--- flow/design.v ---
`timescale 1ns / 1ps
module ALUmod(
    input wire [15:0] A,
    input wire [15:0] B,
    input wire [3:0] opcode,
    output reg [15:0] S,
    input wire [3:0] opext,
    output reg [4:0] CLFZN
    );
always@(A,B,opcode,opext) 
	begin
	  casex({opcode, opext})
	    8'b0000_0101:  
		 begin
		   CLFZN = 0;
		   {CLFZN[4], S} = A + B;
			CLFZN[2] = (~A[15]&~B[15]&S[15]) | (A[15]&B[15]&~S[15]);
		 end
		 8'b0101_xxxx:  
		 begin
			CLFZN = 0;		 
		   {CLFZN[4], S} = A + B;
			CLFZN[2] = (~A[15]&~B[15]&S[15]) | (A[15]&B[15]&S[15]);
		 end
		 8'b0000_0110:  
		 begin
			CLFZN = 0;		 
		   {CLFZN[4], S} = A + B;			 
			CLFZN[2] = CLFZN[4];
		 end
		 8'b0110_xxxx:  
		 begin
			CLFZN = 0;
		   {CLFZN[4],S} = A + B;			 
			CLFZN[2] = CLFZN[4];	 
		 end
		8'b0000_1001:  
		begin
			CLFZN = 0;
			S = B - A;			
			if( A[15] != B[15] && B[15] == S[15]) CLFZN[2] = 1'b1;  
		end
		8'b1001_xxxx:  
		begin
			CLFZN = 0;
			S = B - A;			
			if( A[15] != B[15] && B[15] == S[15]) CLFZN[2] = 1'b1;  
		end 
		8'b0011_xxxx:  
		begin
			CLFZN = {1'b0,
				A > B,
				1'b0,
				A == B,
				$signed(A) > $signed(B)};
			S = 0;
		end 
		8'b1011_xxxx:  
		begin
			CLFZN = {1'b0,
						A > B,
						1'b0,
						A == B,
						$signed(A) > $signed(B)};
		   S = 0;
		end 		
		8'b0000_0001:  
		begin
		   CLFZN = 0;  
			S = A & B;
		end
		8'b0000_0010:  
		begin
			CLFZN = 0; 
			S = A | B;
		end
		8'b0000_0011:  
		begin
			CLFZN = 0;
			S = A ^ B;
		end
		8'b0000_0100:  
		begin
			CLFZN = 0;
			S = !A;
		end
		8'b0000_1100:  
		begin
			CLFZN = 0;
			S = A << 1;
		end
		8'b0000_1110:  
		begin
			CLFZN = 0;
			S = A >> 1;
		end
		8'b1110_xxxx:  
		begin
			CLFZN = 0;
			S = A >> 1;
		end
		8'b0000_0111:  
		begin
			CLFZN = 0;
			S = {A[14:0], A[0]};
		end
		8'b0000_1000:  
		begin
			CLFZN = 0;
			S = {A[15], A[15:1]};
		end
		8'b0000_1101:  
		begin
			CLFZN = 0;
			S = A;
		end
		8'b1000_xxxx:  
		begin
			CLFZN = 0;
			S = A;
		end
		8'b0111_xxxx:  
		begin
			CLFZN = 0;
			S = {A[15:8],B[7:0]};
		end
		default:
		begin
			CLFZN = 0;
			S = 0;
		end
	  endcase
	end
endmodule
`timescale 1ns / 1ps
module BusMux(
    input [1:0] Select,
    input [15:0] InputA,
    input [15:0] InputB,
    input [15:0] InputC,
	 input [15:0] InputD,
    output reg [15:0] Output
    );
	always @(*)
	begin
		case(Select)
			2'h0: Output = InputA;
			2'h1: Output = InputB;
			2'h2: Output = InputC;
			2'h3: Output = InputD;
		endcase
	end
endmodule
module Mux2(
    input [0:0] Select,
    input [15:0] InputA,
    input [15:0] InputB,
    output reg [15:0] Output
    );
	always @(*)
	begin
		case(Select)
			2'h0: Output = InputA;
			2'h1: Output = InputB;
		endcase
	end
endmodule
`timescale 1ns / 1ps
module program_counter(
    input Clock,
    input Reset,
    input increment,
	 input [7:0] In,
    input [15:0] ImmIn,
    input WriteEnable,
    output reg [15:0] PC
    );
always @(posedge Clock, negedge Reset)
begin
	if(~Reset)
		begin
		PC <= 16'H0000;
		end
	else if(WriteEnable == 1'b1)
		begin
		PC <= ImmIn;
		end
	else if(increment == 1'b1)
		begin
		PC <= PC + In;
		PC <= {PC[15],PC[15:0]} + {{9{In[7]}},In[7:0]};
		end
	else
		begin
		PC <= PC;
		end
end
endmodule
`timescale 1ns / 1ps
module Processor_Status_Register(
	 input clock,
	 input reset,
	 input enable,
    input [4:0] CZLFM_in,
    output reg[4:0] CZLFN_out 
    );
always@(posedge clock, negedge reset)
begin
	if (~reset)
		CZLFN_out <= 0;
	else	
	if (enable)
		CZLFN_out <= CZLFM_in;
end
endmodule
`timescale 1ns / 1ps
module Reg16(
    input Clock,
    input Reset,
    input Write,
    input [15:0] In,
    output reg [15:0] Out
    );
	always @(posedge Clock, negedge Reset)
	begin
		if (~Reset)
			Out <= 0;
		else if (Write)
			Out <= In;
	end
endmodule
`timescale 1ns / 1ps
module RegFile2(
    input Clock,
    input Reset,
    input WriteEnable,
    input [3:0] SelectInput,
    input [3:0] SelectA,
    input [3:0] SelectB,
    input [15:0] In,
    output [15:0] A,
    output [15:0] B
    ); 
	 reg [15:0] registers [15:0];
	 always @(posedge Clock, negedge Reset)
	 begin
		if (~Reset)
		begin
		registers[0] <= 16'h0000;
		registers[1] <= 16'h0000;
		registers[2] <= 16'h0000;
		registers[3] <= 16'h0000;
		registers[4] <= 16'h0000;
		registers[5] <= 16'h0000;
		registers[6] <= 16'h0000;
		registers[7] <= 16'h0000;
		registers[8] <= 16'h0000;
		registers[9] <= 16'h0000;
		registers[10] <= 16'h0000;
		registers[11] <= 16'h0000;
		registers[12] <= 16'h0000;
		registers[13] <= 16'h0000;
		registers[14] <= 16'h0000;
		registers[15] <= 16'h0000; 
		end
		else
		begin
			if (WriteEnable)
				registers[SelectInput] <= In;
		end
	end 
	assign A = registers[SelectA];
	assign B = registers[SelectB];
endmodule
`timescale 1ns / 1ps
module SystemClock(
    input Clock,
    input Reset,
    output reg [15:0] Time
    );
	reg [15:0] count;
	always @(posedge Clock, negedge Reset)
	begin
		if (~Reset)
			begin
				Time <= 0;
				count <= 0;
			end
		else
			begin
				if (count > 16'h61a8)
					begin
						Time <= Time + 16'h0001;
						count <= 16'h0000;
					end
				else
					count <= count + 16'h0001;
			end
	end
endmodule
`timescale 1ns / 1ps
module CPU_Controller(
    input Clock,
    input Reset,
    input [15:0] INS,
    input [4:0] PSR,
	 input [7:0] GamePad,
	 input [15:0] SerialDataIn,
	 input SerialValid,
	 input [15:0] Time,
    output reg [3:0] OpCode,
    output reg [3:0] OpExt,
    output reg RegWrite,
    output reg [3:0] RegIn,
    output reg [3:0] RegA,
    output reg [3:0] RegB,
    output reg [15:0] Immediate,
	 output reg [7:0] PCImmediate,
    output reg [1:0] SelALU,
    output reg SelMEM,
    output reg MemRW,
    output reg PCWrite,
    output reg PCIncrement,
    output reg PCReset,
    output reg IRReset,
    output reg IRWrite,
    output reg PSRReset,
	 output reg PSREnable,
	 output reg VGAS_R,
	 output reg VGAS_E,
	 output reg VGAR_R,
	 output reg VGAR_E,
	 output reg SerialWrite,
	 output reg SerialRead
    );
	 reg state;
	always@(posedge Clock, negedge Reset)
	begin
		if (~Reset)
		begin
			state <= 0;
		end
		else
		begin
			state <= ~state;
		end
	end
	always@(*)
	begin
		if (~Reset)
		begin
			OpCode = 0;
			OpExt = 0;
			RegWrite = 0;
			RegA = 0;
			RegB = 0; 
			RegIn = 0;
			Immediate = 0; 
			PCImmediate = 0;
			SelALU = 0;
			SelMEM = 0;
			MemRW = 0;
			PCWrite = 0; 
			PCIncrement = 0;
			PCReset = 0;
			IRReset = 0;
			IRWrite = 0;
			PSRReset = 0;
			PSREnable = 0;
		   VGAS_R = 0;
	      VGAS_E = 0;
	      VGAR_R = 0;
	      VGAR_E = 0;
	      SerialWrite = 0;
			SerialRead = 0;
		end
		else  
		begin
		if (~state)
		begin
			OpCode = 0;
			OpExt = 0;
			RegWrite = 0;
			RegA = 0;
			RegB = 0; 
			RegIn = 0;
			Immediate = 0; 
			PCImmediate = 0;
			SelALU = 0;
			SelMEM = 1;
			MemRW = 0;
			IRWrite = 1;
			PCWrite = 0;
			PCIncrement = 0;
			PCReset = 1;
			IRReset = 1;
			PSRReset = 1;
			PSREnable = 0;
			VGAS_R = 1;
	      VGAS_E = 0;
	      VGAR_R = 1;
	      VGAR_E = 0;
	      SerialWrite = 0;
			SerialRead = 0;
		end
		else
			begin
				PSREnable = 1;
			casex (INS[15:0])
				16'b0000_xxxx_xxxx_xxxx:
					begin
						OpCode = INS[15:12];
						OpExt = INS[11:8];
						RegWrite = 1'b1; 
						RegIn = INS[3:0];
						RegA = INS[7:4];
						RegB = INS[3:0];
						PCImmediate = 8'h01; 
						Immediate = 16'h0000; 
						SelALU = 2'b01; 
						SelMEM = 1'b0; 
						MemRW = 1'b0;
						IRWrite = 1'b0;
						PCWrite = 1'b0;
						PCIncrement = 1'b1; 
						PCReset = 1'b1;
						IRReset = 1'b1;
						PSRReset = 1'b1;
						VGAS_R = 1;
						VGAS_E = 0;
						VGAR_R = 1;
						VGAR_E = 0;
						SerialWrite = 0;
						SerialRead = 0;	
					end
				16'b0001_0000_xxxx_xxxx:
				begin
						OpCode = 4'h0;
						OpExt = 4'h0;
						RegWrite = 1'b0; 
						RegIn = 4'b0;
						RegA = 4'b0;
						RegB = 4'b0;
						if(PSR[1] == 1 || PSR[0] == 1)
							PCImmediate = 8'h01;
						else
							PCImmediate = 8'h02; 
						Immediate = 16'h0000; 
						SelALU = 2'b01; 
						SelMEM = 1'b0; 
						MemRW = 1'b0;
						IRWrite = 1'b0;
						PCWrite = 1'b0;
						PCIncrement = 1'b1; 
						PCReset = 1'b1;
						IRReset = 1'b1;
						PSRReset = 1'b1;
						VGAS_R = 1;
						VGAS_E = 0;
						VGAR_R = 1;
						VGAR_E = 0;
						SerialWrite = 0;
						SerialRead = 0;
				end
				16'b0001_0001_xxxx_xxxx:
				begin
						OpCode = 4'h0;
						OpExt = 4'h0;
						RegWrite = 1'b0; 
						RegIn = 4'b0;
						RegA = 4'b0;
						RegB = 4'b0;
						if(PSR[3] == 1 || PSR[1] == 1)
							PCImmediate = 8'h01;
						else
							PCImmediate = 8'h02; 
						Immediate = 16'h0000; 
						SelALU = 2'b01; 
						SelMEM = 1'b0; 
						MemRW = 1'b0;
						IRWrite = 1'b0;
						PCWrite = 1'b0;
						PCIncrement = 1'b1; 
						PCReset = 1'b1;
						IRReset = 1'b1;
						PSRReset = 1'b1;
						VGAS_R = 1;
						VGAS_E = 0;
						VGAR_R = 1;
						VGAR_E = 0;
						SerialWrite = 0;
						SerialRead = 0;	
				end
				16'b0001_0010_xxxx_xxxx:
				begin
						OpCode = 4'h0;
						OpExt = 4'h0;
						RegWrite = 1'b0; 
						RegIn = 4'b0;
						RegA = 4'b0;
						RegB = 4'b0;
						if(PSR[1] == 1)
							PCImmediate = 8'h01;
						else
							PCImmediate = 8'h02; 
						Immediate = 16'h0000; 
						SelALU = 2'b01; 
						SelMEM = 1'b0; 
						MemRW = 1'b0;
						IRWrite = 1'b0;
						PCWrite = 1'b0;
						PCIncrement = 1'b1; 
						PCReset = 1'b1;
						IRReset = 1'b1;
						PSRReset = 1'b1;
						VGAS_R = 1;
						VGAS_E = 0;
						VGAR_R = 1;
						VGAR_E = 0;
						SerialWrite = 0;
						SerialRead = 0;	
				end
				16'b0001_0011_xxxx_xxxx:
				begin
						OpCode = 4'h0;
						OpExt = 4'h0;
						RegWrite = 1'b0; 
						RegIn = 4'b0;
						RegA = 4'b0;
						RegB = 4'b0;
						if(PSR[1] == 0 && PSR[0] == 0)
							PCImmediate = 8'h01;
						else
							PCImmediate = 8'h02; 
						Immediate = 16'h0000; 
						SelALU = 2'b01; 
						SelMEM = 1'b0; 
						MemRW = 1'b0;
						IRWrite = 1'b0;
						PCWrite = 1'b0;
						PCIncrement = 1'b1; 
						PCReset = 1'b1;
						IRReset = 1'b1;
						PSRReset = 1'b1;
						VGAS_R = 1;
						VGAS_E = 0;
						VGAR_R = 1;
						VGAR_E = 0;
						SerialRead = 0;
						SerialWrite = 0;						
				end
				16'b0001_0100_xxxx_xxxx:
				begin
						OpCode = 4'h0;
						OpExt = 4'h0;
						RegWrite = 1'b0; 
						RegIn = 4'b0;
						RegA = 4'b0;
						RegB = 4'b0;
						if(PSR[3] == 0)
							PCImmediate = 8'h01;
						else
							PCImmediate = 8'h02; 
						Immediate = 16'h0000; 
						SelALU = 2'b01; 
						SelMEM = 1'b0; 
						MemRW = 1'b0;
						IRWrite = 1'b0;
						PCWrite = 1'b0;
						PCIncrement = 1'b1; 
						PCReset = 1'b1;
						IRReset = 1'b1;
						PSRReset = 1'b1;
						VGAS_R = 1;
						VGAS_E = 0;
						VGAR_R = 1;
						VGAR_E = 0;
						SerialRead = 0;
						SerialWrite = 0;						
				end				
				16'b0011_xxxx_xxxx_xxxx:
				begin 
						OpCode = INS[15:12];
						OpExt = INS[11:8];
						RegWrite = 1'b0;
						RegIn = 4'h0;
						RegA = INS[7:4];
						RegB = INS[3:0];
						PCImmediate = 8'h01;
						Immediate = 16'h0000; 
						SelALU = 2'b01; 
						SelMEM = 1'b0; 
						MemRW = 1'b0;
						IRWrite = 1'b0;
						PCWrite = 1'b0;
						PCIncrement = 1'b1; 
						PCReset = 1'b1;
						IRReset = 1'b1;
						PSRReset = 1'b1;
						VGAS_R = 1;
						VGAS_E = 0;
						VGAR_R = 1;
						VGAR_E = 0;
						SerialRead = 0;
						SerialWrite = 0;						
				end
				16'b0101_xxxx_xxxx_xxxx:
				begin
						OpCode = INS[15:12];
						OpExt = INS[11:8];
						RegWrite = 1'b1;
						RegIn = INS[3:0];
						RegA = 4'h0;
						RegB = INS[3:0];
						PCImmediate = 8'h01;
						Immediate = {{8{INS[11]}},INS[11:4]}; 
						SelALU = 2'b00; 
						SelMEM = 1'b0; 
						MemRW = 1'b0;
						IRWrite = 1'b0;
						PCWrite = 1'b0;
						PCIncrement = 1'b1; 
						PCReset = 1'b1;
						IRReset = 1'b1;
						PSRReset = 1'b1;
						VGAS_R = 1;
						VGAS_E = 0;
						VGAR_R = 1;
						VGAR_E = 0;
						SerialRead = 0;
						SerialWrite = 0;						
				end
				16'b0110_xxxx_xxxx_xxxx:
				begin
						OpCode = INS[15:12];
						OpExt = INS[11:8];
						RegWrite = 1'b1;
						RegIn = INS[3:0];
						RegA = 4'h0;
						RegB = INS[3:0];
						PCImmediate = 8'h01;
						Immediate = {{8{1'b0}},INS[11:4]}; 
						SelALU = 2'b00; 
						SelMEM = 1'b0; 
						MemRW = 1'b0;
						IRWrite = 1'b0;
						PCWrite = 1'b0;
						PCIncrement = 1'b1; 
						PCReset = 1'b1;
						IRReset = 1'b1;
						PSRReset = 1'b1;
						VGAS_R = 1;
						VGAS_E = 0;
						VGAR_R = 1;
						VGAR_E = 0;
						SerialRead = 0;
						SerialWrite = 0;						
				end
				16'b0111_xxxx_xxxx_xxxx:
				begin
						OpCode = INS[15:12];
						OpExt = INS[11:8];
						RegWrite = 1'b1;
						RegIn = INS[3:0];
						RegA = 4'h0;
						RegB = INS[3:0];
						PCImmediate = 8'h01;
						Immediate = {INS[11:4],{8{1'b0}}}; 
						SelALU = 2'b00; 
						SelMEM = 1'b0; 
						MemRW = 1'b0;
						IRWrite = 1'b0;
						PCWrite = 1'b0;
						PCIncrement = 1'b1; 
						PCReset = 1'b1;
						IRReset = 1'b1;
						PSRReset = 1'b1;
						VGAS_R = 1;
						VGAS_E = 0;
						VGAR_R = 1;
						VGAR_E = 0;
						SerialRead = 0;
						SerialWrite = 0;						
				end		
				16'b1000_xxxx_xxxx_xxxx:
				begin
						OpCode = INS[15:12];
						OpExt = INS[11:8];
						RegWrite = 1'b1;
						RegIn = INS[3:0];
						RegA = 4'h0;
						RegB = INS[3:0];
						PCImmediate = 8'h01;
						Immediate = {{8{1'b0}},INS[11:4]}; 
						SelALU = 2'b00; 
						SelMEM = 1'b0; 
						MemRW = 1'b0;
						IRWrite = 1'b0;
						PCWrite = 1'b0;
						PCIncrement = 1'b1; 
						PCReset = 1'b1;
						IRReset = 1'b1;
						PSRReset = 1'b1;
						VGAS_R = 1;
						VGAS_E = 0;
						VGAR_R = 1;
						VGAR_E = 0;
						SerialRead = 0;
						SerialWrite = 0;						
				end
				16'b1001_xxxx_xxxx_xxxx:
				begin
						OpCode = INS[15:12];
						OpExt = INS[11:8];
						RegWrite = 1'b1;
						RegIn = INS[3:0];
						RegA = 4'h0;
						RegB = INS[3:0];
						PCImmediate = 8'h01;
						Immediate = {{8{INS[11]}},INS[11:4]}; 
						SelALU = 2'b00; 
						SelMEM = 1'b0; 
						MemRW = 1'b0;
						IRWrite = 1'b0;
						PCWrite = 1'b0;
						PCIncrement = 1'b1; 
						PCReset = 1'b1;
						IRReset = 1'b1;
						PSRReset = 1'b1;
						VGAS_R = 1;
						VGAS_E = 0;
						VGAR_R = 1;
						VGAR_E = 0;
						SerialRead = 0;
						SerialWrite = 0;						
				end
				16'b1010_0000_xxxx_xxxx:
				begin
						OpCode = 4'h0;
						OpExt = 4'h0;
						RegWrite = 1'b0; 
						RegIn = 4'b0;
						RegA = 4'b0;
						RegB = 4'b0;
						if(PSR[1] == 1 || PSR[0] == 1)
							PCImmediate = INS[7:0];
						else
							PCImmediate = 8'h01; 
						Immediate = 16'h0000; 
						SelALU = 2'b01; 
						SelMEM = 1'b0; 
						MemRW = 1'b0;
						IRWrite = 1'b0;
						PCWrite = 1'b0;
						PCIncrement = 1'b1; 
						PCReset = 1'b1;
						IRReset = 1'b1;
						PSRReset = 1'b1;
						VGAS_R = 1;
						VGAS_E = 0;
						VGAR_R = 1;
						VGAR_E = 0;
						SerialRead = 0;
						SerialWrite = 0;						
				end
				16'b1010_0001_xxxx_xxxx:
				begin
						OpCode = 4'h0;
						OpExt = 4'h0;
						RegWrite = 1'b0; 
						RegIn = 4'b0;
						RegA = 4'b0;
						RegB = 4'b0;
						if(PSR[3] == 1 || PSR[1] == 1)
							PCImmediate = INS[7:0];
						else
							PCImmediate = 8'h01; 
						Immediate = 16'h0000; 
						SelALU = 2'b01; 
						SelMEM = 1'b0; 
						MemRW = 1'b0;
						IRWrite = 1'b0;
						PCWrite = 1'b0;
						PCIncrement = 1'b1; 
						PCReset = 1'b1;
						IRReset = 1'b1;
						PSRReset = 1'b1;
						VGAS_R = 1;
						VGAS_E = 0;
						VGAR_R = 1;
						VGAR_E = 0;
						SerialRead = 0;
						SerialWrite = 0;						
				end
				16'b1010_0010_xxxx_xxxx:
				begin
						OpCode = 4'h0;
						OpExt = 4'h0;
						RegWrite = 1'b0; 
						RegIn = 4'b0;
						RegA = 4'b0;
						RegB = 4'b0;
						if(PSR[1] == 1)
							PCImmediate = INS[7:0];
						else
							PCImmediate = 8'h01; 
						Immediate = 16'h0000; 
						SelALU = 2'b01; 
						SelMEM = 1'b0; 
						MemRW = 1'b0;
						IRWrite = 1'b0;
						PCWrite = 1'b0;
						PCIncrement = 1'b1; 
						PCReset = 1'b1;
						IRReset = 1'b1;
						PSRReset = 1'b1;
						VGAS_R = 1;
						VGAS_E = 0;
						VGAR_R = 1;
						VGAR_E = 0;
						SerialRead = 0;
						SerialWrite = 0;						
				end
				16'b1010_0011_xxxx_xxxx:
				begin
						OpCode = 4'h0;
						OpExt = 4'h0;
						RegWrite = 1'b0; 
						RegIn = 4'b0;
						RegA = 4'b0;
						RegB = 4'b0;
						if(PSR[1] == 0 && PSR[0] == 0)
							PCImmediate = INS[7:0];
						else
							PCImmediate = 8'h01; 
						Immediate = 16'h0000; 
						SelALU = 2'b01; 
						SelMEM = 1'b0; 
						MemRW = 1'b0;
						IRWrite = 1'b0;
						PCWrite = 1'b0;
						PCIncrement = 1'b1; 
						PCReset = 1'b1;
						IRReset = 1'b1;
						PSRReset = 1'b1;
						VGAS_R = 1;
						VGAS_E = 0;
						VGAR_R = 1;
						VGAR_E = 0;
						SerialRead = 0;
						SerialWrite = 0;						
				end
				16'b1010_0100_xxxx_xxxx:
				begin
						OpCode = 4'h0;
						OpExt = 4'h0;
						RegWrite = 1'b0; 
						RegIn = 4'b0;
						RegA = 4'b0;
						RegB = 4'b0;
						if(PSR[3] == 0)
							PCImmediate = INS[7:0];
						else
							PCImmediate = 8'h01; 
						Immediate = 16'h0000; 
						SelALU = 2'b01; 
						SelMEM = 1'b0; 
						MemRW = 1'b0;
						IRWrite = 1'b0;
						PCWrite = 1'b0;
						PCIncrement = 1'b1; 
						PCReset = 1'b1;
						IRReset = 1'b1;
						PSRReset = 1'b1;
						VGAS_R = 1;
						VGAS_E = 0;
						VGAR_R = 1;
						VGAR_E = 0;
						SerialRead = 0;
						SerialWrite = 0;						
				end
				16'b1010_0101_xxxx_xxxx:
				begin
						OpCode = 4'h0;
						OpExt = 4'h0;
						RegWrite = 1'b0; 
						RegIn = 4'b0;
						RegA = 4'b0;
						RegB = 4'b0;
						PCImmediate = INS[7:0]; 
						Immediate = 16'h0000; 
						SelALU = 2'b01; 
						SelMEM = 1'b0; 
						MemRW = 1'b0;
						IRWrite = 1'b0;
						PCWrite = 1'b0;
						PCIncrement = 1'b1; 
						PCReset = 1'b1;
						IRReset = 1'b1;
						PSRReset = 1'b1;
						VGAS_R = 1;
						VGAS_E = 0;
						VGAR_R = 1;
						VGAR_E = 0;
						SerialRead = 0;
						SerialWrite = 0;						
				end				
				16'b1100_0000_xxxx_xxxx:
				begin
						OpCode = 4'b0000;
						OpExt = 4'b1101;
						RegWrite = 1'b0; 
						RegIn = 4'b0;
						RegA = INS[7:4];
						RegB = 4'b0;
						PCImmediate = 8'h00;
						Immediate = 16'h0000; 
						SelALU = 2'b01; 
						SelMEM = 1'b0; 
						MemRW = 1'b0;
						IRWrite = 1'b0;
						PCWrite = 1'b1;
						PCIncrement = 1'b0; 
						PCReset = 1'b1;
						IRReset = 1'b1;
						PSRReset = 1'b1;
						VGAS_R = 1;
						VGAS_E = 0;
						VGAR_R = 1;
						VGAR_E = 0;
						SerialRead = 0;
						SerialWrite = 0;						
				end
				16'b1100_0001_xxxx_xxxx:
				begin
						OpCode = 4'b0000;
						OpExt = 4'b1101;
						RegWrite = 1'b1; 
						RegIn = INS[3:0];
						RegA = 4'b0;
						RegB = 4'b0;
						PCImmediate = 8'h01;
						Immediate = 16'h0000; 
						SelALU = 2'b11; 
						SelMEM = 1'b0; 
						MemRW = 1'b0;
						IRWrite = 1'b0;
						PCWrite = 1'b0;
						PCIncrement = 1'b1; 
						PCReset = 1'b1;
						IRReset = 1'b1;
						PSRReset = 1'b1;
						VGAS_R = 1;
						VGAS_E = 0;
						VGAR_R = 1;
						VGAR_E = 0;
						SerialRead = 0;
						SerialWrite = 0;						
				end
				16'b1011_xxxx_xxxx_xxxx:
				begin 
						OpCode = INS[15:12];
						OpExt = INS[11:8];
						RegWrite = 1'b0;
						RegIn = 4'h0;
						RegA = INS[7:4];
						RegB = INS[3:0];
						PCImmediate = 8'h01;
						Immediate = {{8{INS[11]}},INS[11:4]}; 
						SelALU = 2'b00; 
						SelMEM = 1'b0; 
						MemRW = 1'b0;
						IRWrite = 1'b0;
						PCWrite = 1'b0;
						PCIncrement = 1'b1; 
						PCReset = 1'b1;
						IRReset = 1'b1;
						PSRReset = 1'b1;
						VGAS_R = 1;
						VGAS_E = 0;
						VGAR_R = 1;
						VGAR_E = 0;
						SerialRead = 0;
						SerialWrite = 0;						
				end
				16'b0100_0000_XXXX_XXXX:
				begin
						OpCode = 4'b0000;
						OpExt = 4'b1101;
						RegWrite = 1'b1;
						RegIn = INS[3:0];
						RegA = 4'h0;
						RegB = INS[7:4];
						PCImmediate = 8'h01;
						Immediate = 16'h0000; 
						SelALU = 2'b10; 
						SelMEM = 1'b0; 
						MemRW = 1'b0;
						IRWrite = 1'b0;
						PCWrite = 1'b0;
						PCIncrement = 1'b1; 
						PCReset = 1'b1;
						IRReset = 1'b1;
						PSRReset = 1'b1;
						VGAS_R = 1;
						VGAS_E = 0;
						VGAR_R = 1;
						VGAR_E = 0;
						SerialRead = 0;
						SerialWrite = 0;						
				end
				16'b0100_0001_XXXX_XXXX:
				begin
						OpCode = 4'b0000;
						OpExt = 4'b1101;
						RegWrite = 1'b0;
						RegIn = 4'h0;
						RegA = INS[3:0];
						RegB = INS[7:4];
						PCImmediate = 8'h01;
						Immediate = 16'h0000; 
						SelALU = 2'b01; 
						SelMEM = 1'b0; 
						MemRW = 1'b1;
						IRWrite = 1'b1;
						PCWrite = 1'b0;
						PCIncrement = 1'b1; 
						PCReset = 1'b1;
						IRReset = 1'b1;
						PSRReset = 1'b1;
						VGAS_R = 1;
						VGAS_E = 0;
						VGAR_R = 1;
						VGAR_E = 0;
						SerialRead = 0;
						SerialWrite = 0;						
				end
				16'b1101_0000_xxxx_xxxx:
				begin
						OpCode = 4'b0000;
						OpExt = 4'b1101;
						RegWrite = 1'b0;
						RegIn = 4'h0;
						RegA = INS[7:4];
						RegB = 4'h0;
						PCImmediate = 8'h01;
						Immediate = 16'h0000; 
						SelALU = 2'b01; 
						SelMEM = 1'b0; 
						MemRW = 1'b0;
						IRWrite = 1'b0;
						PCWrite = 1'b0;
						PCIncrement = 1'b1; 
						PCReset = 1'b1;
						IRReset = 1'b1;
						PSRReset = 1'b1;
						VGAS_R = 1;
						VGAS_E = 1;
						VGAR_R = 1;
						VGAR_E = 0;
						SerialRead = 0;
						SerialWrite = 0;						
				end	
				16'b1101_0001_xxxx_xxxx:
				begin
						OpCode = 4'b0000;
						OpExt = 4'b1101;
						RegWrite = 1'b0;
						RegIn = 4'h0;
						RegA = INS[7:4];
						RegB = 4'h0;
						PCImmediate = 8'h01;
						Immediate = 16'h0000; 
						SelALU = 2'b01; 
						SelMEM = 1'b0; 
						MemRW = 1'b0;
						IRWrite = 1'b0;
						PCWrite = 1'b0;
						PCIncrement = 1'b1; 
						PCReset = 1'b1;
						IRReset = 1'b1;
						PSRReset = 1'b1;
						VGAS_R = 1;
						VGAS_E = 0;
						VGAR_R = 1;
						VGAR_E = 1;
						SerialRead = 0;
						SerialWrite = 0;						
				end	
				16'b1101_0010_xxxx_xxxx:
				begin
						OpCode = 4'b0000;
						OpExt = 4'b1101;
						RegWrite = SerialValid; 
						RegIn = INS[3:0];
						RegA = 4'b0;
						RegB = 4'b0;
						if(~SerialValid)
							PCImmediate = 8'h01;
						else
							PCImmediate = 8'h02; 
						Immediate = SerialDataIn; 
						SelALU = 2'b00; 
						SelMEM = 1'b0; 
						MemRW = 1'b0;
						IRWrite = 1'b0;
						PCWrite = 1'b0;
						PCIncrement = 1'b1; 
						PCReset = 1'b1;
						IRReset = 1'b1;
						PSRReset = 1'b1;
						VGAS_R = 1;
						VGAS_E = 0;
						VGAR_R = 1;
						VGAR_E = 0;
						SerialRead = 1;
						SerialWrite = 0;						
				end
				16'b1101_0011_xxxx_xxxx:
				begin
						OpCode = 4'b0000;
						OpExt = 4'b1101;
						RegWrite = 1'b0; 
						RegIn = 4'b0;
						RegA = INS[7:4];
						RegB = 4'b0;
						PCImmediate = 8'h01; 
						Immediate = 16'h0000; 
						SelALU = 2'b01; 
						SelMEM = 1'b0; 
						MemRW = 1'b0;
						IRWrite = 1'b0;
						PCWrite = 1'b0;
						PCIncrement = 1'b1; 
						PCReset = 1'b1;
						IRReset = 1'b1;
						PSRReset = 1'b1;
						VGAS_R = 1;
						VGAS_E = 0;
						VGAR_R = 1;
						VGAR_E = 0;
						SerialRead = 0;
						SerialWrite = 1;						
				end				
				16'b1101_0100_xxxx_xxxx:
				begin
						OpCode = 4'b0000;
						OpExt = 4'b1101;
						RegWrite = 1'b1;
						RegIn = INS[3:0];
						RegA = 4'h0;
						RegB = 4'h0;
						PCImmediate = 8'h01;
						Immediate = {8'h00,GamePad[7:0]}; 
						SelALU = 2'b00; 
						SelMEM = 1'b0; 
						MemRW = 1'b0;
						IRWrite = 1'b0;
						PCWrite = 1'b0;
						PCIncrement = 1'b1; 
						PCReset = 1'b1;
						IRReset = 1'b1;
						PSRReset = 1'b1;
						VGAS_R = 1;
						VGAS_E = 0;
						VGAR_R = 1;
						VGAR_E = 0;
						SerialRead = 0;
						SerialWrite = 0;						
				end
				16'b1101_0101_xxxx_xxxx:
				begin
						OpCode = 4'b0000;
						OpExt = 4'b1101;
						RegWrite = 1'b1;
						RegIn = INS[3:0];
						RegA = 4'h0;
						RegB = 4'h0;
						PCImmediate = 8'h01;
						Immediate = Time; 
						SelALU = 2'b00; 
						SelMEM = 1'b0; 
						MemRW = 1'b0;
						IRWrite = 1'b0;
						PCWrite = 1'b0;
						PCIncrement = 1'b1; 
						PCReset = 1'b1;
						IRReset = 1'b1;
						PSRReset = 1'b1;
						VGAS_R = 1;
						VGAS_E = 0;
						VGAR_R = 1;
						VGAR_E = 0;
						SerialRead = 0;
						SerialWrite = 0;						
				end								
				16'bXXXX_XXXX_XXXX_XXXX:
				begin
						OpCode = 0;
						OpExt = 0;
						RegWrite = 1'b0;
						RegIn = 0;
						RegA = 0;
						RegB = 0;
						PCImmediate = 8'h01;
						Immediate = {{8{1'b1}},INS[11:4]}; 
						SelALU = 2'b00; 
						SelMEM = 2'b00; 
						MemRW = 1'b0;
						IRWrite = 1'b0;
						PCWrite = 1'b0;
						PCIncrement = 1'b1; 
						PCReset = 1'b1;
						IRReset = 1'b1;
						PSRReset = 1'b1;
						VGAS_R = 1;
						VGAS_E = 0;
						VGAR_R = 1;
						VGAR_E = 0;
						SerialRead = 0;
						SerialWrite = 0;						
				end
			endcase
			end
		end
	end
endmodule
`timescale 1ns / 1ps
module CPU(
    input Clock,
    input Reset,
    input [15:0] Mem_Data,
	 input SerialValid,
	 input [15:0] SerialDataIn,
	 input [7:0] GamePad,
    output [15:0] Mem_Addr,
    output Mem_Write,
    output [15:0] Data_Out,
	 output [15:0] VGA_Start,
	 output [15:0] VGA_Row,
	 output SerialSend,
	 output SerialRead,
	 output [15:0] SerialDataOut
    );
	 wire [15:0] INS_TO_CPU;
	 wire [4:0] PSR_TO_CPU;
	 wire [3:0] OpCode;
	 wire [3:0] OpExt;
	 wire [3:0] RegIn;
	 wire [3:0] RegA;
	 wire [3:0] RegB;
	 wire [15:0] Immediate;
	 wire [7:0] PCImmediate;
	 wire [1:0] SelALU;
	 wire [15:0] A_to_Mux;
	 wire [15:0] A_to_ALU;
	 wire [15:0] B;
	 wire [15:0] S;
	 wire [15:0] PC_OUT;
	 wire [4:0] ALU_TO_PSR;
	 wire [15:0] Time;
	 CPU_Controller CPU_Control(Clock, Reset, INS_TO_CPU, PSR_TO_CPU, 
											GamePad, SerialDataIn, SerialValid, Time,
											OpCode, OpExt, RegWrite, RegIn, RegA, RegB, 
											Immediate, PCImmediate, SelALU, SelMEM, 
											Mem_Write, PCWrite, PCIncrement, 
											PCReset, IRReset, IRWrite, PSRReset, PSREnable,
											VGAS_R, VGAS_E, VGAR_R, VGAR_E,
											SerialSend, SerialRead);
	 RegFile2 rf(Clock, Reset, RegWrite, RegIn, RegA, RegB, S, A_to_Mux, B);
	 ALUmod brain(A_to_ALU, B, OpCode, S, OpExt, ALU_TO_PSR);
	 BusMux alu_mux(SelALU, Immediate, A_to_Mux, Mem_Data, PC_OUT, A_to_ALU);
	 Mux2 mem_mux(SelMEM, B, PC_OUT, Mem_Addr);
	 program_counter pc(Clock, PCReset, PCIncrement, PCImmediate, S, PCWrite, PC_OUT);
	 Processor_Status_Register psr( Clock, PSRReset, PSREnable, ALU_TO_PSR, PSR_TO_CPU);
	 Reg16 InstructionRegister( Clock, IRReset,IRWrite, Mem_Data, INS_TO_CPU);
	 Reg16 VGASRegister( Clock, VGAS_R, VGAS_E, S, VGA_Start);
	 Reg16 VGARRegister( Clock, VGAR_R, VGAR_E, S, VGA_Row);
	 SystemClock timer(Clock, Reset, Time);
	 assign Data_Out = S;
	 assign SerialDataOut = S;
endmodule
--- flow/run.sh ---
#!/bin/bash
# the make line also repeats each setting of config.mk as NAME=value (left out here)
make -C /OpenROAD-flow-scripts/flow DESIGN_CONFIG=/design/flow/config.mk WORK_HOME=/design/flow/orfs CLKGATE_MAP_FILE= finish
--- flow/config.mk ---
export PLATFORM = sky130hd
export DESIGN_NAME = CPU
export DESIGN_NICKNAME = CPU
export VERILOG_FILES = /design/flow/design.v
export SDC_FILE = /design/flow/constraint.sdc
export NUM_CORES = 4
export LEC_CHECK = 0
export CAP_MARGIN = 20
export CORE_ASPECT_RATIO = 0.97
export CORE_MARGIN = 2
export CORE_UTILIZATION = 62
export CTS_CLUSTER_DIAMETER = 352
export GPL_TIMING_DRIVEN = 0
export MIN_ROUTING_LAYER = met1
export PLACE_DENSITY = 0.59
export SETUP_SLACK_MARGIN = 0.6
export SLEW_MARGIN = 25
--- flow/constraint.sdc ---
create_clock -name core_clock -period 7.14 [get_ports {Clock}]
set_input_delay 1.4280 -clock core_clock [delete_from_list [all_inputs] [get_ports {Clock}]]
set_output_delay 1.4280 -clock core_clock [all_outputs]
set_load 0.01 [all_outputs]
==> flow_metrics.tcl, run 1 <==
# yosys + openroad results
set metrics [dict create \
    ys_top_cells_by_count "dfrtp_1 (356), nor2_1 (260), a21oi_1 (213), nand2_1 (205), o21ai_0 (169)" \
    error_message "[ERROR GRT-0232] Routing congestion too high. Check the congestion heatmap in the GUI." \
    syn_area_um2 23500 \
    synth.distinct_cells 101 \
    synth_flop_count 356 \
    dpl_cell_area_um2 26000 \
    die_h_um 196 \
    postSynthSeqShare_pct 37.9 \
    status "aborted with a tool error" \
    coreArea_um2 37600 \
    io_buffers 125 \
    yosysWarnings 23 \
    ys_cells 2645 \
    cts_sinks 356 \
    ys_sh_xor_pct 1.49 \
    cts_buffers 39 \
    ys_chip_area_um2 23500 \
    yosysTopAreaCellShare_pct 37.9 \
    ff_type "dfrtp_1" \
    grt_usage_pct 86.1 \
    avgSynthCellArea_um2 8.88 \
    syn_nets 2773 \
    ys_sh_adder_pct 4.62 \
    ys_sh_aoi_pct 27.1 \
    synth.cellmix.simpleShare_pct 16.7 \
    dp.cells 3284 \
    top_cell "dfrtp_1" \
    yosysTopAreaCell "dfrtp_1" \
    fp.dieW_um 202 \
    routabilityCongestion 1.22 \
    synth.area.mux_share_pct 6.43 \
    cts.path.max_buffers 3 \
    lastStage "5_1_grt" \
    netlist_logic_family_top "AND-OR/OR-AND gates" \
    root_buffer "clkbuf_16" \
    dieArea_um2 39500 \
    synthCells 2645 \
    htreeDepth 2 \
    dp_slack_ns -3.78 \
    grt_remaining_overflow 306 \
    async_reset_ff_share_pct 100 \
    edf_count 0 \
    fp-row-count 70 \
    pin_count 126 \
    hpwl_um 84400 \
    fp-utilization_pct 62.5 \
    area_leaders "dfrtp_1 (38%), mux2_2 (6.1%), a21oi_1 (4.5%), ha_1 (4.4%), nor2_1 (4.2%)" \
]
## repair_timing
action / in CTS
setup buffers: 178
gates resized: 584
pin swaps: 120
endpoints found under the setup margin: 338
hold buffers: 0
cloned: 6
## routing by layer
layer / GRT overflow / GRT usage (%)
met2: 172 / 98.1
met1: 13 / 86.8
met3: 17 / 76.2
met4: 102 / 83.7
met5: 2 / 46.9
==> run 2, diff against run 1 <==
Settings changed: ABC_AREA set to 1, CORE_ASPECT_RATIO 0.97 to not set, CORE_UTILIZATION 62 to 72, CTS_CLUSTER_DIAMETER 352 to 377, CTS_CLUSTER_SIZE set to 100, GPL_TIMING_DRIVEN 0 to not set, MIN_ROUTING_LAYER met1 to not set, PLACE_DENSITY 0.59 to 0.6, SETUP_SLACK_MARGIN 0.6 to not set, SLEW_MARGIN 25 to 20.
Clock period 7.14 ns to 7.43 ns, I/O delays scaled along.
==> run 2 against run 1 <==
Compared with the run above: the flow again stops in 5_1_grt; synthesized area up 0.69%; synthesized cell count grew 32%; die area shrank 13%.
==> flow_metrics.tcl, run 2 <==
# yosys + openroad results
set metrics [dict create \
    fp-utilization_pct 72.9 \
    cts_hold_buf 0 \
    postSynthSeqShare_pct 37.7 \
    syn_nets 3609 \
    error_message "[ERROR GRT-0232] Routing congestion too high. Check the congestion heatmap in the GUI." \
    cts_sinks 356 \
    netlist_logic_family_top "simple AND/OR/NAND/NOR gates" \
    synth.area.mux_share_pct 0 \
    yosysWarnings 23 \
    ys_cells 3481 \
    yosysTopAreaCellShare_pct 37.7 \
    dp.cells 4234 \
    coreArea_um2 32500 \
    ys_sh_adder_pct 4.59 \
    area_leaders "dfrtp_1 (38%), nand2_1 (19%), o21ai_0 (7.1%), inv_1 (5.6%), nor2_1 (5.1%)" \
    dieArea_um2 34300 \
    ys_sh_aoi_pct 16.4 \
    ys_top_cells_by_count "nand2_1 (1172), dfrtp_1 (356), inv_1 (350), o21ai_0 (336), nor2_1 (321)" \
    fp-row-count 66 \
    status "aborted with a tool error" \
    synth_flop_count 356 \
    async_reset_ff_share_pct 100 \
    io_buffers 125 \
    routabilityCongestion 1.21 \
    cts.path.max_buffers 3 \
    hpwl_um 72000 \
    edf_count 0 \
    root_buffer "clkbuf_16" \
    grt_remaining_overflow 10 \
    htreeDepth 1 \
    top_cell "nand2_1" \
    cts_buffers 7 \
    dp_slack_ns -0.752 \
    lastStage "5_1_grt" \
    fp.dieW_um 185 \
    syn_area_um2 23700 \
    avgSynthCellArea_um2 6.80 \
    grt_usage_pct 78.1 \
    yosysTopAreaCell "dfrtp_1" \
    die_h_um 185 \
    pin_count 126 \
    synth.cellmix.simpleShare_pct 30.9 \
    synth.distinct_cells 58 \
    synthCells 3481 \
    ff_type "dfrtp_1" \
    ys_chip_area_um2 23700 \
    ys_sh_xor_pct 1.22 \
]
-- run 2: layer usage --
metal	track usage (%)	overflow
met5	52.0	2
met4	68.7	2
met3	67.2	1
met2	90.4	5
met1	80.6	0
-- run 2: through the flow --
step | total power [mW] | instance area (µm²)
after floorplan | 3.46 | 23700
after global placement | 4.65 | 27400
after detailed placement | 4.74 | 27400
after CTS | 5.56 | 28100
-- run 2: repair_timing --
action / 4_1_cts
buffers inserted: 18
resized: 118
pin swaps: 19
gates cloned: 1
endpoints found under the setup margin: 26
==> run 3, diff against run 2 <==
Settings changed: CAP_MARGIN 20 to 5, CELL_PAD_IN_SITES_DETAIL_PLACEMENT set to 1, CELL_PAD_IN_SITES_GLOBAL_PLACEMENT set to 3, CORE_ASPECT_RATIO set to 1.63, CORE_MARGIN 2 to 9, CORE_UTILIZATION 72 to 48, CTS_CLUSTER_DIAMETER 377 to 199, CTS_CLUSTER_SIZE 100 to not set, GPL_ROUTABILITY_DRIVEN set to 0, HOLD_SLACK_MARGIN set to 0.02, MAX_ROUTING_LAYER set to met4, MIN_ROUTING_LAYER set to met1, PLACE_DENSITY 0.6 to not set, PLACE_DENSITY_LB_ADDON set to 0.08, TNS_END_PERCENT set to 55.
Clock period 7.43 ns to 11.7 ns, I/O delays scaled along.
==> run 3 against run 2 <==
Compared with the run above: the run fails in 3_1_place_gp_skip_io; die area rose by 69%; synthesized cell count did not move; synthesized area did not move.
==> flow_metrics.tcl, run 3 <==
# yosys + openroad results
set metrics [dict create \
    synth.cellmix.simpleShare_pct 30.9 \
    ff_type "dfrtp_1" \
    ys_sh_xor_pct 1.22 \
    yosysTopAreaCell "dfrtp_1" \
    ys_chip_area_um2 23700 \
    lastStage "3_1_place_gp_skip_io" \
    synth_flop_count 356 \
    top_cell "nand2_1" \
    coreArea_um2 48600 \
    fp-utilization_pct 48.7 \
    postSynthSeqShare_pct 37.7 \
    ys_sh_adder_pct 4.59 \
    avgSynthCellArea_um2 6.80 \
    yosysTopAreaCellShare_pct 37.7 \
    yosysWarnings 23 \
    fp.dieW_um 192 \
    async_reset_ff_share_pct 100 \
    fp-row-count 103 \
    syn_area_um2 23700 \
    ys_sh_aoi_pct 16.4 \
    synthCells 3481 \
    ys_top_cells_by_count "nand2_1 (1172), dfrtp_1 (356), inv_1 (350), o21ai_0 (336), nor2_1 (321)" \
    dieArea_um2 57800 \
    area_leaders "dfrtp_1 (38%), nand2_1 (19%), o21ai_0 (7.1%), inv_1 (5.6%), nor2_1 (5.1%)" \
    error_message "[ERROR FLW-0024] Place density exceeds 1.0 (current PLACE_DENSITY_LB_ADDON =  0.08). Please check if the value of  PLACE_DENSITY_LB_ADDON is between 0 and 0.99." \
    netlist_logic_family_top "simple AND/OR/NAND/NOR gates" \
    ys_cells 3481 \
    status "aborted with a tool error" \
    die_h_um 301 \
    edf_count 0 \
    synth.area.mux_share_pct 0 \
    synth.distinct_cells 58 \
    syn_nets 3609 \
]
==> run 4, diff against run 3 <==
Settings changed: ABC_AREA 1 to not set, CAP_MARGIN 5 to 20, CELL_PAD_IN_SITES_DETAIL_PLACEMENT 1 to not set, CELL_PAD_IN_SITES_GLOBAL_PLACEMENT 3 to not set, CORE_ASPECT_RATIO 1.63 to not set, CORE_MARGIN 9 to 2, CORE_UTILIZATION 48 to 40, CTS_CLUSTER_DIAMETER 199 to not set, GPL_ROUTABILITY_DRIVEN 0 to not set, HOLD_SLACK_MARGIN 0.02 to not set, MAX_ROUTING_LAYER met4 to not set, MIN_ROUTING_LAYER met1 to not set, PLACE_DENSITY set to 0.6, PLACE_DENSITY_LB_ADDON 0.08 to not set, TNS_END_PERCENT 55 to not set.
Clock period 11.7 ns to 14.0 ns, I/O delays scaled along.
==> run 4 against run 3 <==
Compared with the run above: now clean on timing, DRC and antenna; die area up 4.9%; synthesized area down 0.68%; synthesized cell count down 24%.
==> flow_metrics.tcl, run 4 <==
# collected from the flow reports
set metrics [dict create \
    r2r_end "pc.PC[14]$_DFFE_PN0P_" \
    async_reset_ff_share_pct 100 \
    yosysWarnings 23 \
    r2r_cells 26 \
    routabilityCongestion 1.03 \
    power_switching_mw 1.87 \
    status "timing/DRC/antenna clean" \
    drc 0 \
    io_buffers 125 \
    fp-utilization_pct 40.6 \
    ir_worst_vdd_v 0.000101 \
    pg_comb_mw 1.81 \
    cts.path.max_buffers 3 \
    insertion_delay_ns 0.61 \
    die_h_um 246 \
    arrival_ns 10.45 \
    ys_chip_area_um2 23500 \
    p_comb_share_pct 41.2 \
    area_leaders "dfrtp_1 (38%), mux2_2 (6.1%), a21oi_1 (4.5%), ha_1 (4.4%), nor2_1 (4.2%)" \
    path_buffers 5 \
    ys_sh_xor_pct 1.49 \
    dr_total_vias 23900 \
    power_frac_clock_pct 26.6 \
    intPower_mw 2.52 \
    rsz0062_at_grt "false" \
    top_cell "dfrtp_1" \
    coreArea_um2 57900 \
    cts_hold_buf 0 \
    cts_buffers 41 \
    timing.setup.tns_ns 0 \
    synth.cellmix.simpleShare_pct 16.7 \
    cpPeakStageDelay_ns 0.68 \
    syn_to_final_growth_pct 16.0 \
    yosysTopAreaCell "dfrtp_1" \
    critPathKind "input port to output port" \
    finalInstanceArea_um2 27300 \
    netlist_logic_family_top "AND-OR/OR-AND gates" \
    root_buffer "clkbuf_16" \
    clk_pin_slew_ns 0.06 \
    period_used_pct 94.7 \
    pin_count 126 \
    rrSetupSlack_ns 4.99 \
    crit_family "simple AND/OR/NAND/NOR gates" \
    crit_end "Data_Out[15]" \
    htreeDepth 2 \
    grt_pass1_wl_um 166000 \
    post_cts_resize_count 0 \
    p_seq_mw 1.41 \
    final_core_util_pct 47.1 \
    setup_violations 0 \
    dr.pass1.iters 10 \
    cp.depth 23 \
    hold_viol_final 0 \
    worstPathRequired_ns 11.20 \
    hpwl_um 82600 \
    dieArea_um2 60700 \
    ys_top_cells_by_count "dfrtp_1 (356), nor2_1 (260), a21oi_1 (213), nand2_1 (205), o21ai_0 (169)" \
    synth.area.mux_share_pct 6.43 \
    startpoint "Reset" \
    tightestPinTransition_ns 1.16 \
    dp_slack_ns 0.894 \
    ant_nets 0 \
    edf_count 0 \
    nNetsFinal 2837 \
    worstPathCellList "buf_8 > and2_2 > buf_4 > o31ai_1 > o21ai_1 > buf_4 > o21a_1 > o221ai_1 > or4b_1 > nand2_1 > inv_1 > ha_1 > nor2b_1 > o21ai_0 > a21boi_0 > o2111ai_1 > and3_1 > o41ai_1 > nand2_1 > nor4_1 > a21oi_1 > nand4_1 > clkdlybuf4s50_1" \
    switching_share_pct 42.6 \
    synth.distinct_cells 101 \
    warnings 78 \
    cap_viol_max_count 0 \
    syn_area_um2 23500 \
    min_period_ns 13.25 \
    hold_end "VGASRegister.Out[10]$_DFFE_PN0P_" \
    antenna_found_initial 3 \
    synthCells 2645 \
    ys_sh_adder_pct 4.62 \
    yosysTopAreaCellShare_pct 37.9 \
    crit_path_start_kind "input port" \
    seqPwrFrac_pct 32.1 \
    wl_per_cell_um 33.0 \
    fp.dieW_um 246 \
    cts_tree "yes" \
    dpl_cell_area_um2 25800 \
    wl_um 116000 \
    postSynthSeqShare_pct 37.9 \
    worst_slack_ns 0.745 \
    cts_sinks 356 \
    slew_violations 0 \
    relSlewSlack_pct 21.6 \
    ys_sh_aoi_pct 27.1 \
    fmaxAchievable_mhz 75.4 \
    post_cts.repair.setup_buffers 0 \
    synth_flop_count 356 \
    hold_depth 2 \
    syn_nets 2773 \
    drt_iter0_drc 3648 \
    worstHoldStart "VGASRegister.Out[10]$_DFFE_PN0P_" \
    r2r_start "InstructionRegister.Out[9]$_DFFE_PN0P_" \
    fin_skew_ns 0.0384 \
    path_max_fanout 75 \
    powerDensity_nw_per_um2 161 \
    hp-class "flop to flop" \
    critPathCaptureType "output port" \
    grt_usage_pct 37.7 \
    grt_max_degree 156 \
    avgSynthCellArea_um2 8.88 \
    fp-row-count 88 \
    cellLeakagePower_nw 11.6 \
    ys_cells 2645 \
    crit_slowest_cell "clkdlybuf4s50_1" \
    top_power_group "combinational cells" \
    holdWs_ns 0.483 \
    ff_type "dfrtp_1" \
    grt_pass1_vias 23000 \
    grt_remaining_overflow 0 \
    vias_per_cell 6.82 \
    p_clk_mw 1.17 \
]
-- run 4: through the flow --
step                instances  power [mW]
floorplan                2645        2.33
global route             3505        4.57
global placement         3431        3.17
finish                   3510        4.40
CTS                      3505        4.36
detailed placement       3431        3.18
-- run 4: layout make-up --
cell class	count	area [µm²]
repair buffers	248	2210
inverters	90	339
flip-flops and latches	356	8910
clock buffers	57	1150
diodes	5	12.5
fillers	5626	30700
well taps	765	957
multi-input cells	1972	13400
clock inverters	17	294
-- run 4: metal layers --
| layer | vias up | global-route usage [%] | routed length [µm] |
|---|---|---|---|
| li1 | 10100 | - | - |
| met1 | 11900 | 49.9 | 46700 |
| met2 | 1597 | 58.1 | 50700 |
| met3 | 393 | 7.81 | 11400 |
| met4 | 0 | 19.6 | 7030 |
| met5 | - | 0 | 0 |
==> run 5, diff against run 4 <==
Settings changed: ABC_AREA set to 1, CORE_UTILIZATION 40 to 70, CTS_CLUSTER_DIAMETER set to 201, CTS_CLUSTER_SIZE set to 74, PLACE_DENSITY 0.6 to not set, SETUP_SLACK_MARGIN set to -0.5.
Clock period 14.0 ns to 6.44 ns, I/O delays scaled along.
==> run 5 against run 4 <==
Compared with the run above: the flow now stops in 5_1_grt; synthesized cell count rose by 32%; die area is 42% lower; synthesized area is 0.69% higher.
==> flow_metrics.tcl, run 5 <==
# yosys + openroad results
set metrics [dict create \
    die_h_um 188 \
    yosysTopAreaCell "dfrtp_1" \
    yosysWarnings 23 \
    io_buffers 125 \
    dp.cells 4333 \
    syn_area_um2 23700 \
    synth.distinct_cells 58 \
    coreArea_um2 33400 \
    hpwl_um 74900 \
    pin_count 126 \
    synth.cellmix.simpleShare_pct 30.9 \
    synth_flop_count 356 \
    syn_nets 3609 \
    cts_hold_buf 0 \
    async_reset_ff_share_pct 100 \
    ys_sh_aoi_pct 16.4 \
    synthCells 3481 \
    ff_type "dfrtp_1" \
    status "aborted with a tool error" \
    ys_top_cells_by_count "nand2_1 (1172), dfrtp_1 (356), inv_1 (350), o21ai_0 (336), nor2_1 (321)" \
    error_message "[ERROR GRT-0232] Routing congestion too high. Check the congestion heatmap in the GUI." \
    yosysTopAreaCellShare_pct 37.7 \
    fp-utilization_pct 70.7 \
    edf_count 0 \
    dieArea_um2 35300 \
    ys_chip_area_um2 23700 \
    postSynthSeqShare_pct 37.7 \
    avgSynthCellArea_um2 6.80 \
    dp_slack_ns -1.27 \
    top_cell "nand2_1" \
    cts.path.max_buffers 3 \
    area_leaders "dfrtp_1 (38%), nand2_1 (19%), o21ai_0 (7.1%), inv_1 (5.6%), nor2_1 (5.1%)" \
    grt_usage_pct 82.5 \
    synth.area.mux_share_pct 0 \
    netlist_logic_family_top "simple AND/OR/NAND/NOR gates" \
    routabilityCongestion 1.25 \
    grt_remaining_overflow 157 \
    fp.dieW_um 188 \
    fp-row-count 67 \
    ys_sh_xor_pct 1.22 \
    lastStage "5_1_grt" \
    ys_sh_adder_pct 4.59 \
    root_buffer "clkbuf_16" \
    ys_cells 3481 \
    htreeDepth 1 \
    cts_sinks 356 \
    cts_buffers 8 \
]
## run 5: repair_timing
action	4_1_cts
cloned	0
buffers inserted	20
setup endpoints to repair	26
resized	142
pin swaps	28
## run 5: metal layers
layer  GRT overflow  track usage, %
met4             67            77.1
met3              6            71.5
met1              6            84.4
met5              3            44.6
met2             75            95.0
## run 5: through the flow
stage | total power, mW | cell area [µm²] | hold slack [ns]
global placement | 5.50 | 28100 | 0.444
detailed placement | 5.62 | 28100 | 0.450
floorplan | 4.00 | 23700 | 0.432
CTS | 6.62 | 28900 | 0.477
==> run 6, diff against run 5 <==
Settings changed: CAP_MARGIN 20 to 5, CELL_PAD_IN_SITES_DETAIL_PLACEMENT set to 0, CELL_PAD_IN_SITES_GLOBAL_PLACEMENT set to 3, CORE_ASPECT_RATIO set to 1.63, CORE_MARGIN 2 to 9, CORE_UTILIZATION 70 to 48, CTS_CLUSTER_DIAMETER 201 to 199, CTS_CLUSTER_SIZE 74 to not set, GPL_ROUTABILITY_DRIVEN set to 0, HOLD_SLACK_MARGIN set to 0.02, MAX_ROUTING_LAYER set to met4, MIN_ROUTING_LAYER set to met1, PLACE_DENSITY_LB_ADDON set to 0.08, SETUP_SLACK_MARGIN -0.5 to not set, TNS_END_PERCENT set to 60.
Clock period 6.44 ns to 12.5 ns, I/O delays scaled along.
==> run 6 against run 5 <==
Compared with the run above: die area up 64%; the run fails in 3_1_place_gp_skip_io; synthesized area did not move; synthesized cell count unchanged.
==> flow_metrics.tcl, run 6 <==
# yosys + openroad results
set metrics [dict create \
    ys_cells 3481 \
    ys_sh_aoi_pct 16.4 \
    postSynthSeqShare_pct 37.7 \
    error_message "[ERROR FLW-0024] Place density exceeds 1.0 (current PLACE_DENSITY_LB_ADDON =  0.08). Please check if the value of  PLACE_DENSITY_LB_ADDON is between 0 and 0.99." \
    async_reset_ff_share_pct 100 \
    yosysTopAreaCellShare_pct 37.7 \
    ys_chip_area_um2 23700 \
    fp.dieW_um 192 \
    synth.distinct_cells 58 \
    yosysTopAreaCell "dfrtp_1" \
    synthCells 3481 \
    ys_top_cells_by_count "nand2_1 (1172), dfrtp_1 (356), inv_1 (350), o21ai_0 (336), nor2_1 (321)" \
    avgSynthCellArea_um2 6.80 \
    top_cell "nand2_1" \
    die_h_um 301 \
    status "aborted with a tool error" \
    edf_count 0 \
    synth_flop_count 356 \
    yosysWarnings 23 \
    coreArea_um2 48600 \
    dieArea_um2 57800 \
    netlist_logic_family_top "simple AND/OR/NAND/NOR gates" \
    syn_area_um2 23700 \
    synth.area.mux_share_pct 0 \
    lastStage "3_1_place_gp_skip_io" \
    ff_type "dfrtp_1" \
    ys_sh_xor_pct 1.22 \
    fp-row-count 103 \
    fp-utilization_pct 48.7 \
    area_leaders "dfrtp_1 (38%), nand2_1 (19%), o21ai_0 (7.1%), inv_1 (5.6%), nor2_1 (5.1%)" \
    ys_sh_adder_pct 4.59 \
    syn_nets 3609 \
    synth.cellmix.simpleShare_pct 30.9 \
]
==> run 7, diff against run 6 <==
Settings changed: ABC_AREA 1 to not set, CAP_MARGIN 5 to 35, CELL_PAD_IN_SITES_DETAIL_PLACEMENT 0 to not set, CELL_PAD_IN_SITES_GLOBAL_PLACEMENT 3 to not set, CORE_ASPECT_RATIO 1.63 to not set, CORE_MARGIN 9 to 2, CORE_UTILIZATION 48 to 38, CTS_CLUSTER_DIAMETER 199 to not set, GPL_ROUTABILITY_DRIVEN 0 to not set, HOLD_SLACK_MARGIN 0.02 to not set, MIN_ROUTING_LAYER met1 to not set, PLACE_DENSITY set to 0.6, PLACE_DENSITY_LB_ADDON 0.08 to not set, TNS_END_PERCENT 60 to not set.
Clock period 12.5 ns to 13.0 ns, I/O delays scaled along.
==> run 7 against run 6 <==
Compared with the run above: synthesized area shrank 0.68%; the run now finishes clean; synthesized cell count shrank 24%; die area grew 10%.
==> flow_metrics.tcl, run 7 <==
# collected from the flow reports
set metrics [dict create \
    synthCells 2645 \
    avgSynthCellArea_um2 8.88 \
    hp-class "flop to flop" \
    ys_sh_aoi_pct 27.1 \
    setup_violations 0 \
    crit_family "AND-OR/OR-AND gates" \
    cts_tree "yes" \
    area_leaders "dfrtp_1 (38%), mux2_2 (6.1%), a21oi_1 (4.5%), ha_1 (4.4%), nor2_1 (4.2%)" \
    hold_depth 2 \
    ys_sh_xor_pct 1.49 \
    powerDensity_nw_per_um2 173 \
    dr.pass1.iters 9 \
    root_buffer "clkbuf_16" \
    r2r_start "InstructionRegister.Out[10]$_DFFE_PN0P_" \
    arrival_ns 9.87 \
    io_buffers 125 \
    crit_path_start_kind "input port" \
    synth.distinct_cells 101 \
    period_used_pct 96.0 \
    top_power_group "combinational cells" \
    coreArea_um2 61400 \
    vias_per_cell 6.70 \
    dieArea_um2 63800 \
    fp-row-count 91 \
    switching_share_pct 42.4 \
    r2r_cells 21 \
    clk_pin_slew_ns 0.06 \
    worstPathRequired_ns 10.40 \
    nFillCells 6018 \
    grt_pass1_vias 23300 \
    post_cts_resize_count 0 \
    top_cell "dfrtp_1" \
    cap_viol_max_count 0 \
    status "timing/DRC/antenna clean" \
    nNetsFinal 2865 \
    syn_area_um2 23500 \
    min_period_ns 12.47 \
    p_comb_share_pct 41.2 \
    warnings 75 \
    slew_violations 0 \
    async_reset_ff_share_pct 100 \
    ant_nets 0 \
    startpoint "Reset" \
    post_cts.repair.setup_buffers 0 \
    power_frac_clock_pct 27.2 \
    grt_remaining_overflow 0 \
    synth.area.mux_share_pct 6.43 \
    worstHoldStart "VGARRegister.Out[6]$_DFFE_PN0P_" \
    yosysTopAreaCell "dfrtp_1" \
    ys_cells 2645 \
    finalInstanceArea_um2 27600 \
    instances_no_fill 3563 \
    htreeDepth 2 \
    seqPwrFrac_pct 31.7 \
    holdWs_ns 0.477 \
    cp.depth 21 \
    rsz0062_at_grt "false" \
    dpl_cell_area_um2 26000 \
    wl_per_cell_um 32.2 \
    logic_area_um2 13400 \
    ys_top_cells_by_count "dfrtp_1 (356), nor2_1 (260), a21oi_1 (213), nand2_1 (205), o21ai_0 (169)" \
    fin_skew_ns 0.0481 \
    fp.dieW_um 253 \
    path_max_fanout 51 \
    pin_count 126 \
    yosysTopAreaCellShare_pct 37.9 \
    timing.setup.tns_ns 0 \
    drt_iter0_drc 3366 \
    ys_chip_area_um2 23500 \
    cts_sinks 356 \
    syn_to_final_growth_pct 17.3 \
    crit_end "SerialDataOut[15]" \
    synth.cellmix.simpleShare_pct 16.7 \
    dr_total_vias 23900 \
    cts_buffers 43 \
    routabilityCongestion 1.08 \
    synth_flop_count 356 \
    hold_end "VGARRegister.Out[6]$_DFFE_PN0P_" \
    netlist_logic_family_top "AND-OR/OR-AND gates" \
    wl_um 115000 \
    antenna_found_initial 5 \
    ir_worst_vdd_v 0.000112 \
    edf_count 0 \
    grt_max_degree 73 \
    power_switching_mw 2.02 \
    cpPeakStageDelay_ns 0.71 \
    relSlewSlack_pct 36.0 \
    die_h_um 253 \
    cts_hold_buf 0 \
    dp.cells 3475 \
    fp-utilization_pct 38.3 \
    critPathCaptureType "output port" \
    drc 0 \
    tightestPinTransition_ns 0.961 \
    postSynthSeqShare_pct 37.9 \
    fmaxAchievable_mhz 80.2 \
    hpwl_um 82800 \
    crit_slowest_cell "clkdlybuf4s50_1" \
    cellLeakagePower_nw 11.7 \
    worstPathCellList "buf_8 > and2_2 > nand3b_1 > a31oi_1 > buf_4 > or2_1 > buf_4 > a221oi_1 > a21oi_1 > a2111o_1 > o21a_1 > ha_1 > o21bai_1 > a21oi_1 > a41oi_1 > a211o_1 > o21ai_0 > a2111oi_0 > o21ai_0 > nand4_1 > clkdlybuf4s50_1" \
    hold_viol_final 0 \
    p_seq_mw 1.51 \
    grt_pass1_wl_um 165000 \
    p_clk_mw 1.30 \
    insertion_delay_ns 0.62 \
    rrSetupSlack_ns 4.39 \
    ys_sh_adder_pct 4.62 \
    cts.path.max_buffers 3 \
    grt_usage_pct 36.6 \
    intPower_mw 2.75 \
    critPathKind "input port to output port" \
    yosysWarnings 23 \
    path_buffers 4 \
    syn_nets 2773 \
    ff_type "dfrtp_1" \
    r2r_end "rf.registers[9][15]$_DFFE_PN0P_" \
    pg_comb_mw 1.97 \
    seq_area_um2 8910 \
]
run 7: routing by layer:
layer / part of all wire [%] / global-route usage, % / wire length, µm / vias to the layer above
li1: - / - / - / 10100
met1: 40 / 46.2 / 46200 / 11800
met4: 6.6 / 20.4 / 7610 / 0
met2: 44 / 54.7 / 50400 / 1517
met5: 0 / - / 0 / -
met3: 9.3 / 7.43 / 10700 / 394
run 7: layout make-up:
cell class,instances,share of cell area (%)
antenna,3,0.0272
clock inverter,17,1.01
inverter,90,1.23
clock buffer,61,4.47
sequential,356,32.3
timing repair buffer,274,8.81
tap,790,3.59
multi-input combinational,1972,48.6
run 7: metrics by stage:
stage	utilization, %	power, mW	setup slack (ns)
2_1_floorplan	-	2.51	2.21
3_3_place_gp	42.1	3.42	0.817
3_5_place_dp	42.3	3.43	0.849
4_1_cts	44.8	4.74	0.822
5_1_grt	44.9	4.96	0.289
6_report	44.9	4.77	0.526
==> run 8, diff against run 7 <==
Settings changed: ABC_AREA set to 1, CAP_MARGIN 35 to 10, CELL_PAD_IN_SITES_DETAIL_PLACEMENT set to 1, CELL_PAD_IN_SITES_GLOBAL_PLACEMENT set to 3, CORE_ASPECT_RATIO set to 1.45, CORE_MARGIN 2 to 9, CORE_UTILIZATION 38 to 48, CTS_CLUSTER_DIAMETER set to 199, GPL_ROUTABILITY_DRIVEN set to 0, HOLD_SLACK_MARGIN set to 0.02, MIN_ROUTING_LAYER set to met1, PLACE_DENSITY 0.6 to not set, PLACE_DENSITY_LB_ADDON set to 0.08, TNS_END_PERCENT set to 35.
Clock period 13.0 ns to 11.7 ns, I/O delays scaled along.
==> run 8 against run 7 <==
Compared with the run above: the run now fails in 3_1_place_gp_skip_io; synthesized cell count up 32%; synthesized area increased by 0.69%; die area down 9.5%.
==> flow_metrics.tcl, run 8 <==
# yosys + openroad results
set metrics [dict create \
    error_message "[ERROR FLW-0024] Place density exceeds 1.0 (current PLACE_DENSITY_LB_ADDON =  0.08). Please check if the value of  PLACE_DENSITY_LB_ADDON is between 0 and 0.99." \
    netlist_logic_family_top "simple AND/OR/NAND/NOR gates" \
    synth.cellmix.simpleShare_pct 30.9 \
    yosysTopAreaCellShare_pct 37.7 \
    syn_area_um2 23700 \
    dieArea_um2 57700 \
    ff_type "dfrtp_1" \
    avgSynthCellArea_um2 6.80 \
    fp.dieW_um 202 \
    synth.distinct_cells 58 \
    postSynthSeqShare_pct 37.7 \
    ys_sh_adder_pct 4.59 \
    area_leaders "dfrtp_1 (38%), nand2_1 (19%), o21ai_0 (7.1%), inv_1 (5.6%), nor2_1 (5.1%)" \
    coreArea_um2 48500 \
    async_reset_ff_share_pct 100 \
    die_h_um 285 \
    synth_flop_count 356 \
    ys_chip_area_um2 23700 \
    ys_cells 3481 \
    status "aborted with a tool error" \
    yosysTopAreaCell "dfrtp_1" \
    syn_nets 3609 \
    ys_top_cells_by_count "nand2_1 (1172), dfrtp_1 (356), inv_1 (350), o21ai_0 (336), nor2_1 (321)" \
    synthCells 3481 \
    synth.area.mux_share_pct 0 \
    fp-row-count 97 \
    fp-utilization_pct 48.7 \
    top_cell "nand2_1" \
    ys_sh_xor_pct 1.22 \
    ys_sh_aoi_pct 16.4 \
    lastStage "3_1_place_gp_skip_io" \
    edf_count 0 \
    yosysWarnings 23 \
]
Power is estimated from default activity; no workload was simulated.
